// convolution_stage2
module convolution_stage2 (
          in1,
          in2,
          in3,
          in4,
          in5,
          in6,
          in7,
          in8,
          clk,
          rst,
          start,
          conv_out
  );
Size: about 63000 um^2 of cells after synthesis.
make LEC_CHECK=0 CAP_MARGIN=20 CORE_MARGIN=2 CORE_UTILIZATION=40 SLEW_MARGIN=20 finish   # period 14.0 ns
run.sh (not shown) runs the stock make flow with config.mk's settings and CLKGATE_MAP_FILE=.
The baseline finished clean.
Change:
- CELL_PAD_IN_SITES_DETAIL_PLACEMENT: unset -> 1
- CELL_PAD_IN_SITES_GLOBAL_PLACEMENT: unset -> 0
- CORE_ASPECT_RATIO: unset -> 1.35
- CORE_UTILIZATION: 40 -> 64
- CTS_CLUSTER_SIZE: unset -> 68
- GPL_ROUTABILITY_DRIVEN: unset -> 0
- GPL_TIMING_DRIVEN: unset -> 0
- HOLD_SLACK_MARGIN: unset -> 0.11
- MAX_ROUTING_LAYER: unset -> met5
- SETUP_SLACK_MARGIN: unset -> -1.16
- TNS_END_PERCENT: unset -> 85
What happened:
- With this change the flow did not get past detailed placement (3_5_place_dp)
- synthesized cell count does not change
- area after synthesis stays the same
- die area came out lower by well over a third
Change:
- ABC_AREA: unset -> 1
- CAP_MARGIN: 20 -> 35
- CELL_PAD_IN_SITES_DETAIL_PLACEMENT: 1 -> unset
- CELL_PAD_IN_SITES_GLOBAL_PLACEMENT: 0 -> unset
- CORE_ASPECT_RATIO: 1.35 -> 1.96
- CORE_UTILIZATION: 64 -> 48
- CTS_CLUSTER_SIZE: 68 -> unset
- GPL_ROUTABILITY_DRIVEN: 0 -> unset
- HOLD_SLACK_MARGIN: 0.11 -> unset
- SETUP_SLACK_MARGIN: -1.16 -> -1.28
- SLEW_MARGIN: 20 -> 25
- TNS_END_PERCENT: 85 -> unset
Effect:
- Now the flow ran to the end with violations: negative setup slack
- synthesized cell count rose by 31%
- die area rose by 41%
- synthesized area rose by 5.9%
Change:
- ABC_AREA: 1 -> unset
- CAP_MARGIN: 35 -> 20
- CORE_ASPECT_RATIO: 1.96 -> 0.51
Result: The changed run completed and failed the layout checks on negative setup slack; clock-buffer cell count does not change; design area falls by 5.1%; synthesized area falls by 5.6%; first-iteration DRC count rises by 94%; core utilization rises by 0.66 points; final cell count falls by 19%; synthesized cell count falls by 24%; global-route usage rises by 6.3 points; hold slack gets better by 0.33 ns.

---

convolution_stage2 again, from the RTL that the note above started with.
Design convolution_stage2, start of the top module:
module convolution_stage2 (
          in1,
          in2,
          in3,
          in4,
          in5,
          in6,
          in7,
          in8,
          clk,
          rst,
          start,
          conv_out
  );
input [99:0] in1, in2, in3, in4, in5, in6, in7, in8;
input         clk, rst, start;
output reg [7:0] conv_out;
wire  [3:0]  in1_1, in1_2, in1_3, in1_4, in1_5, in1_6, in1_7, in1_8, in1_9, in1_10, in1_11, in1_12, in1_13;
wire [3:0]   in1_14, in1_15, in1_16, in1_17, in1_18, in1_19, in1_20, in1_21, in1_22, in1_23, in1_24, in1_25;
wire  [3:0]  in2_1, in2_2, in2_3, in2_4, in2_5, in2_6, in2_7, in2_8, in2_9, in2_10, in2_11, in2_12, in2_13;
wire [3:0]   in2_14, in2_15, in2_16, in2_17, in2_18, in2_19, in2_20, in2_21, in2_22, in2_23, in2_24, in2_25;
wire  [3:0]  in3_1, in3_2, in3_3, in3_4, in3_5, in3_6, in3_7, in3_8, in3_9, in3_10, in3_11, in3_12, in3_13;
wire [3:0]   in3_14, in3_15, in3_16, in3_17, in3_18, in3_19, in3_20, in3_21, in3_22, in3_23, in3_24, in3_25;
wire  [3:0]  in4_1, in4_2, in4_3, in4_4, in4_5, in4_6, in4_7, in4_8, in4_9, in4_10, in4_11, in4_12, in4_13;
wire [3:0]   in4_14, in4_15, in4_16, in4_17, in4_18, in4_19, in4_20, in4_21, in4_22, in4_23, in4_24, in4_25;
wire  [3:0]  in5_1, in5_2, in5_3, in5_4, in5_5, in5_6, in5_7, in5_8, in5_9, in5_10, in5_11, in5_12, in5_13;
  ...
Settings: LEC_CHECK=0, ABC_AREA=1, CAP_MARGIN=20, CELL_PAD_IN_SITES_GLOBAL_PLACEMENT=3, CORE_ASPECT_RATIO=1.43, CORE_MARGIN=8, CORE_UTILIZATION=60, GPL_ROUTABILITY_DRIVEN=0, GPL_TIMING_DRIVEN=1, HOLD_SLACK_MARGIN=0.2, MAX_ROUTING_LAYER=met4, MIN_ROUTING_LAYER=met1, PLACE_DENSITY=0.49, SETUP_SLACK_MARGIN=-0.19, SLEW_MARGIN=25, TNS_END_PERCENT=95; clock period 14.5 ns.
The baseline stopped in global placement without I/O (3_1_place_gp_skip_io), error GPL-0301.
Next try:
Settings changed: ABC_AREA 1 to 0, CELL_PAD_IN_SITES_GLOBAL_PLACEMENT 3 to default, CORE_MARGIN 8 to 2, CORE_UTILIZATION 60 to 70, HOLD_SLACK_MARGIN 0.2 to default, MAX_ROUTING_LAYER met4 to met5, MIN_ROUTING_LAYER met1 to default, PLACE_DENSITY 0.49 to 0.67, SETUP_SLACK_MARGIN -0.19 to 1.91.
Clock period 14.5 ns to 10.2 ns, I/O delays scaled along.
This time the run ended with an error in global routing (5_1_grt), error GRT-0232.
Synthesized area is lower by a few percent.
Die size is lower by a quarter to a third.
Synthesized cell count is lower by a quarter to a third.
Next try:
Settings changed: CORE_ASPECT_RATIO 1.43 to 0.5, CORE_MARGIN 2 to 4, CORE_UTILIZATION 70 to 48, CTS_CLUSTER_DIAMETER from default to 331, CTS_CLUSTER_SIZE from default to 43, HOLD_SLACK_MARGIN from default to 0.06, PLACE_DENSITY 0.67 to default, PLACE_DENSITY_LB_ADDON from default to 0.29, SETUP_SLACK_MARGIN 1.91 to -0.97, TNS_END_PERCENT 95 to 15.
Effect: The changed run ran to the end with violations: setup timing. Area after synthesis is unchanged. Die size went up by 49%. Synthesized cell count is unchanged.
Next try:
Settings changed: ABC_AREA 0 to default, CORE_ASPECT_RATIO 0.5 to default, CORE_MARGIN 4 to 2, CORE_UTILIZATION 48 to 40, CTS_CLUSTER_DIAMETER 331 to default, CTS_CLUSTER_SIZE 43 to default, GPL_ROUTABILITY_DRIVEN 0 to default, GPL_TIMING_DRIVEN 1 to default, HOLD_SLACK_MARGIN 0.06 to default, MAX_ROUTING_LAYER met5 to default, PLACE_DENSITY_LB_ADDON 0.29 to default, SETUP_SLACK_MARGIN -0.97 to default, SLEW_MARGIN 25 to 20, TNS_END_PERCENT 15 to default.
Clock period 10.2 ns to 13.5 ns, I/O delays scaled along.
What happened:
- With this change the flow produced a clean layout
- wire length climbs by a little under a tenth
- final area drops by roughly a tenth
- worst setup slack improved by 2.4 ns
Next try:
Settings changed: CORE_UTILIZATION 40 to 45, GPL_TIMING_DRIVEN from default to 0.
Clock period 13.5 ns to 14.0 ns, I/O delays scaled along.
This time the run reached the layout checks and failed them: antenna rules, setup timing.
Setup slack gets worse by 0.46 ns.
Sequential share of layout area stays flat.
Count of clock-buffer cells in the layout is unchanged.
Worst hold slack gets better by 0.0098 ns.
First-iteration DRC count goes up by 100%.
Final cell count hardly moves.
Next try:
Settings changed: ABC_AREA from default to 1, CAP_MARGIN 20 to 35, CELL_PAD_IN_SITES_DETAIL_PLACEMENT from default to 2, CORE_ASPECT_RATIO from default to 1.96, CORE_UTILIZATION 45 to 48, CTS_CLUSTER_DIAMETER from default to 339, GPL_ROUTABILITY_DRIVEN from default to 0, MAX_ROUTING_LAYER from default to met5, SETUP_SLACK_MARGIN from default to 0.7, SLEW_MARGIN 20 to 5, TNS_END_PERCENT from default to 5.
What happened: The changed run did not get past detailed placement (3_5_place_dp). Die size went down by 0.55%. Synthesized area went up by 5.9%. Synthesized cell count went up by 31%.

---

Starting RTL as in the previous note.
Design convolution_stage2, start of the top module:
module convolution_stage2 (
          in1,
          in2,
          in3,
          in4,
          in5,
          in6,
          in7,
          in8,
          clk,
          rst,
          start,
          conv_out
  );
Settings: LEC_CHECK=0, ABC_AREA=1, CAP_MARGIN=20, CORE_ASPECT_RATIO=1.35, CORE_MARGIN=2, CORE_UTILIZATION=72, CTS_CLUSTER_DIAMETER=379, CTS_CLUSTER_SIZE=100, SETUP_SLACK_MARGIN=-0.62, SLEW_MARGIN=20; clock period 6.47 ns.
The first run ended with an error in clock tree synthesis.
Edit:
Settings changed: CORE_ASPECT_RATIO 1.35 to not set, CTS_CLUSTER_DIAMETER 379 to 126, CTS_CLUSTER_SIZE 100 to not set, PLACE_DENSITY_LB_ADDON set to 0.02, SETUP_SLACK_MARGIN -0.62 to not set.
Clock period 6.47 ns to 9.75 ns, I/O delays scaled along.
- The new run stopped in global routing
- synthesized cell count does not change
- synthesized area is unchanged
- die size hardly moves
Edit:
Settings changed: ABC_AREA 1 to not set, CORE_UTILIZATION 72 to 58, CTS_CLUSTER_DIAMETER 126 to not set, PLACE_DENSITY_LB_ADDON 0.02 to not set, SETUP_SLACK_MARGIN set to 2.6.
Clock period 9.75 ns to 10.2 ns, I/O delays scaled along.
=> The new run reached the layout checks and failed them: negative setup slack; synthesized cell count drops by 24%; area after synthesis drops by 5.6%; die size climbs by 17%.
Edit:
Settings changed: ABC_AREA set to 0, CORE_ASPECT_RATIO set to 0.5, CORE_MARGIN 2 to 4, CORE_UTILIZATION 58 to 48, CTS_CLUSTER_DIAMETER set to 331, CTS_CLUSTER_SIZE set to 43, GPL_ROUTABILITY_DRIVEN set to 1, GPL_TIMING_DRIVEN set to 1, HOLD_SLACK_MARGIN set to 0.06, MAX_ROUTING_LAYER set to met5, PLACE_DENSITY set to 0.79, SETUP_SLACK_MARGIN 2.6 to 3.0, SLEW_MARGIN 20 to 25, TNS_END_PERCENT set to 15.
Outcome: The new run finished but failed the layout checks on negative setup slack; clock-buffer cell count stays the same; final area went down by 1.9%; die area went up by 24%; setup slack gets worse by 0.10 ns; non-clock buffer count went down by 91; synthesized cell count does not change; worst hold slack gets better by 0.0069 ns.
Edit:
Settings changed: CORE_ASPECT_RATIO 0.5 to 1.43, CORE_MARGIN 4 to 2, CORE_UTILIZATION 48 to 72, CTS_CLUSTER_DIAMETER 331 to not set, CTS_CLUSTER_SIZE 43 to not set, GPL_ROUTABILITY_DRIVEN 1 to 0, HOLD_SLACK_MARGIN 0.06 to not set, PLACE_DENSITY 0.79 to 0.67, SETUP_SLACK_MARGIN 3.0 to 2.58, TNS_END_PERCENT 15 to 95.
=> The changed run stopped in global routing; synthesized cell count does not change; synthesized area is unchanged; die size fell by 35%.
Edit:
Settings changed: CORE_ASPECT_RATIO 1.43 to 0.94, CORE_UTILIZATION 72 to 65, GPL_ROUTABILITY_DRIVEN 0 to 1, PLACE_DENSITY 0.67 to not set, SETUP_SLACK_MARGIN 2.58 to 0.21.
Clock period 10.2 ns to 7.48 ns, I/O delays scaled along.
The new run finished but failed the layout checks on negative setup slack.
Synthesized area is unchanged.
Die size rose by roughly a tenth.
Synthesized cell count stays the same.
